==> inputs of job 7429 <==
==> flow/design.v <==
`timescale 1ns / 1ps
module scrambler
 #(parameter WIDTH = 32,
   parameter SEED = 7'b1111111)
  (input aclk,
   input aresetn,
   input [WIDTH-1:0] s_axis_tdata,
   input [3:0] s_axis_tuser,
   input s_axis_tvalid,
   output s_axis_tready,
   input s_axis_tlast,
   output reg [WIDTH-1:0] m_axis_tdata,
   output reg [3:0] m_axis_tuser,
   output reg m_axis_tvalid,
   input m_axis_tready,
   output reg m_axis_tlast);
  localparam TAIL_MASK = {{7{1'b0}}, {(WIDTH-7){1'b1}}};
  wire axis_tready_int = m_axis_tready;
  assign s_axis_tready = axis_tready_int;
  wire m_handshake = m_axis_tvalid && axis_tready_int;
  wire s_handshake = s_axis_tvalid && axis_tready_int;
  reg [6:0] lfsr;
  wire [WIDTH-1:0] fb;
  genvar i;
  generate
    for (i = 0; i < WIDTH; i = i + 1) begin : gen_feedback
      if (i < 4)
        assign fb[i] = lfsr[i+3] ^ lfsr[i];
      else if (i < 7)
        assign fb[i] = lfsr[i] ^ fb[i-4];
      else
        assign fb[i] = fb[i-7] ^ fb[i-4];
    end
  endgenerate
  always @(posedge aclk)
    if (~aresetn) begin
      m_axis_tdata <= {WIDTH{1'b0}};
      m_axis_tuser <= 4'h0;
      m_axis_tlast <= 1'b0;
      m_axis_tvalid <= 1'b0;
    end
    else if (s_handshake) begin
      if (s_axis_tlast)
        m_axis_tdata <= (s_axis_tdata ^ fb) & TAIL_MASK;
      else
        m_axis_tdata <= s_axis_tdata ^ fb;
      m_axis_tuser <= s_axis_tuser;
      m_axis_tlast <= s_axis_tlast;
      m_axis_tvalid <= 1'b1;
    end
    else if (m_handshake)
      m_axis_tvalid <= 1'b0;
  always @(posedge aclk)
    if (~aresetn)
      lfsr <= SEED;
    else if (s_handshake)
      lfsr <= fb[WIDTH-1:WIDTH-7];
endmodule
`timescale 1ns / 1ps
module encoder
 #(parameter WIDTH = 24)
  (input aclk,
   input aresetn,
   input [WIDTH-1:0] s_axis_tdata,
   input [3:0] s_axis_tuser,
   input s_axis_tvalid,
   output s_axis_tready,
   input s_axis_tlast,
   output reg [2*WIDTH-1:0] m_axis_tdata,
   output reg [3:0] m_axis_tuser,
   output reg m_axis_tvalid,
   input m_axis_tready,
   output reg m_axis_tlast);
  localparam HISTSIZE = 6;
  wire axis_tready_int = m_axis_tready;
  assign s_axis_tready = axis_tready_int;
  wire m_handshake = m_axis_tvalid && axis_tready_int;
  wire s_handshake = s_axis_tvalid && axis_tready_int;
  reg [2*WIDTH-1:0] m_axis_tdata_int;
  wire [WIDTH-1:0] g0;
  wire [WIDTH-1:0] g1;
  wire [2*WIDTH-1:0] hr;
  wire [2*WIDTH-1:0] tfr;
  wire [2*WIDTH-1:0] ttr;
  reg [HISTSIZE-1:0] history;
  wire [WIDTH+HISTSIZE-1:0] operand = {s_axis_tdata, history};
  genvar i;
  generate
    for (i = 0; i < WIDTH; i = i + 1) begin : gen_poly
      assign g0[i] = operand[i+6] ^ operand[i+4] ^ operand[i+3] ^ operand[i+1] ^ operand[i];
      assign g1[i] = g0[i] ^ operand[i+5] ^ operand[i+1];
    end
    for (i = 0; i < 2*WIDTH-1; i = i + 2) begin : gen_half_rate
      assign hr[i]   = g0[i/2];
      assign hr[i+1] = g1[i/2];
    end
    for (i = 0; i < 3*WIDTH/2-2; i = i + 3) begin : gen_two_thirds
      assign ttr[i]   = g0[2*(i/3)];
      assign ttr[i+1] = g1[2*(i/3)];
      assign ttr[i+2] = g0[2*(i/3)+1];
    end
    for (i = 0; i < 4*WIDTH/3-3; i = i + 4) begin : gen_three_fourths
      assign tfr[i]   = g0[i-i/4];
      assign tfr[i+1] = g1[i-i/4];
      assign tfr[i+2] = g0[i-i/4+1];
      assign tfr[i+3] = g1[i-i/4+2];
    end
  endgenerate
  assign ttr[2*WIDTH-1:3*WIDTH/2] = 0;
  assign tfr[2*WIDTH-1:4*WIDTH/3] = 0;
  always @*
    case (s_axis_tuser)
      4'b1111, 4'b0111, 4'b1011, 4'b0011:
        m_axis_tdata_int = tfr;
      4'b0001:
        m_axis_tdata_int = ttr;
      default:
        m_axis_tdata_int = hr;
    endcase
  always @(posedge aclk)
    if (~aresetn) begin
      m_axis_tdata <= {2*WIDTH{1'b0}};
      m_axis_tuser <= 4'h0;
      m_axis_tlast <= 1'b0;
      m_axis_tvalid <= 1'b0;
    end
    else if (s_handshake) begin
      m_axis_tdata <= m_axis_tdata_int;
      m_axis_tuser <= s_axis_tuser;
      m_axis_tlast <= s_axis_tlast;
      m_axis_tvalid <= 1'b1;
    end
    else if (m_handshake)
      m_axis_tvalid <= 1'b0;
  always @(posedge aclk)
    if (~aresetn)
      history <= {HISTSIZE{1'b0}};
    else if (s_handshake)
      history <= s_axis_tdata[WIDTH-1:WIDTH-HISTSIZE];
endmodule
`timescale 1ns / 1ps
module system
  #(parameter WIDTH = 24)
   (input aclk,
    input aresetn,
    input [WIDTH-1:0] s_axis_tdata,
    input s_axis_tvalid,
    output s_axis_tready,
    input s_axis_tlast,
    input [3:0] s_axis_tuser,
    output [2*WIDTH-1:0] m_axis_tdata,
    output m_axis_tvalid,
    input m_axis_tready,
    output m_axis_tlast,
    output [3:0] m_axis_tuser);
    localparam SEED = 7'b1011101;
    wire [WIDTH-1:0] s2e_tdata;
    wire s2e_tvalid;
    wire s2e_tready;
    wire s2e_tlast;
    wire [3:0] s2e_tuser;
    scrambler #(.WIDTH(WIDTH), .SEED(SEED)) scrambler_i(
        .aclk(aclk),
        .aresetn(aresetn),
        .s_axis_tdata(s_axis_tdata),
        .s_axis_tvalid(s_axis_tvalid),
        .s_axis_tready(s_axis_tready),
        .s_axis_tuser(s_axis_tuser),
        .s_axis_tlast(s_axis_tlast),
        .m_axis_tdata(s2e_tdata),
        .m_axis_tvalid(s2e_tvalid),
        .m_axis_tready(s2e_tready),
        .m_axis_tuser(s2e_tuser),
        .m_axis_tlast(s2e_tlast)
    );
    encoder #(.WIDTH(WIDTH)) encoder_i(
        .aclk(aclk),
        .aresetn(aresetn),
        .s_axis_tdata(s2e_tdata),
        .s_axis_tvalid(s2e_tvalid),
        .s_axis_tready(s2e_tready),
        .s_axis_tuser(s2e_tuser),
        .s_axis_tlast(s2e_tlast),
        .m_axis_tdata(m_axis_tdata),
        .m_axis_tvalid(m_axis_tvalid),
        .m_axis_tready(m_axis_tready),
        .m_axis_tuser(m_axis_tuser),
        .m_axis_tlast(m_axis_tlast)
    );
endmodule
==> flow/run.sh <==
#!/bin/bash
# the make line also repeats each setting of config.mk as NAME=value (left out here)
make -C /OpenROAD-flow-scripts/flow DESIGN_CONFIG=/design/flow/config.mk WORK_HOME=/design/flow/orfs CLKGATE_MAP_FILE= finish
==> flow/config.mk <==
export PLATFORM = sky130hd
export DESIGN_NAME = system
export DESIGN_NICKNAME = system
export VERILOG_FILES = /design/flow/design.v
export SDC_FILE = /design/flow/constraint.sdc
export NUM_CORES = 4
export LEC_CHECK = 0
export ABC_AREA = 1
export CAP_MARGIN = 20
export CORE_ASPECT_RATIO = 0.5
export CORE_MARGIN = 2
export CORE_UTILIZATION = 72
export CTS_CLUSTER_DIAMETER = 378
export CTS_CLUSTER_SIZE = 93
export HOLD_SLACK_MARGIN = -0.1
export PLACE_DENSITY = 0.86
export SLEW_MARGIN = 35
export TNS_END_PERCENT = 5
==> flow/constraint.sdc <==
create_clock -name core_clock -period 2.07 [get_ports {aclk}]
set_input_delay 0.4140 -clock core_clock [delete_from_list [all_inputs] [get_ports {aclk}]]
set_output_delay 0.4140 -clock core_clock [all_outputs]
set_load 0.01 [all_outputs]
==> inputs of job 6896, as changes to job 7429 <==
Settings changed: ABC_AREA 1 to default, CAP_MARGIN 20 to 40, CORE_ASPECT_RATIO 0.5 to default, CORE_UTILIZATION 72 to 66, CTS_CLUSTER_DIAMETER 378 to default, CTS_CLUSTER_SIZE 93 to default, HOLD_SLACK_MARGIN -0.1 to 0.28, PLACE_DENSITY 0.86 to default, SLEW_MARGIN 35 to 20, TNS_END_PERCENT 5 to default.
==> flow/constraint.sdc (replaced) <==
create_clock -name core_clock -period 1.67 [get_ports {aclk}]
set_input_delay 0.3340 -clock core_clock [delete_from_list [all_inputs] [get_ports {aclk}]]
set_output_delay 0.3340 -clock core_clock [all_outputs]
set_load 0.01 [all_outputs]
==> inputs of job 9139, as changes to job 7429 <==
Settings changed: CAP_MARGIN 20 to 0, CORE_ASPECT_RATIO 0.5 to default, CTS_CLUSTER_DIAMETER 378 to default, CTS_CLUSTER_SIZE 93 to 16, HOLD_SLACK_MARGIN -0.1 to default, PLACE_DENSITY 0.86 to 0.68, SLEW_MARGIN 35 to 20, TNS_END_PERCENT 5 to default.
==> flow/constraint.sdc (replaced) <==
create_clock -name core_clock -period 2.13 [get_ports {aclk}]
set_input_delay 0.4260 -clock core_clock [delete_from_list [all_inputs] [get_ports {aclk}]]
set_output_delay 0.4260 -clock core_clock [all_outputs]
set_load 0.01 [all_outputs]
==> summary of the runs <==
Job 7429 finished with negative setup slack left. Job 9139 passed the timing, DRC and antenna checks. Job 6896 never finished: it broke off in global routing (DPL-0038). Against job 9139, the worst setup slack of job 7429 is lower by 0.22 ns. In job 7429 the combinational power is larger than in job 9139, by about 10%. In count of clock-buffer cells in the layout, job 9139 and job 7429 do not differ. Of job 9139 and job 7429, job 9139 has the higher sequential share of layout area (gap 0.62 points). Of job 7429 and job 9139, job 7429 has the higher power (gap 18%, measured against job 9139). In flip-flop count, job 9139 and job 7429 do not differ. Of job 9139 and job 6896, job 6896 has the higher die size (gap about 7%, measured against job 6896). Against job 7429, the register-to-register slack of job 9139 is higher by 0.23 ns.
Power and IR drop assume default switching activity.
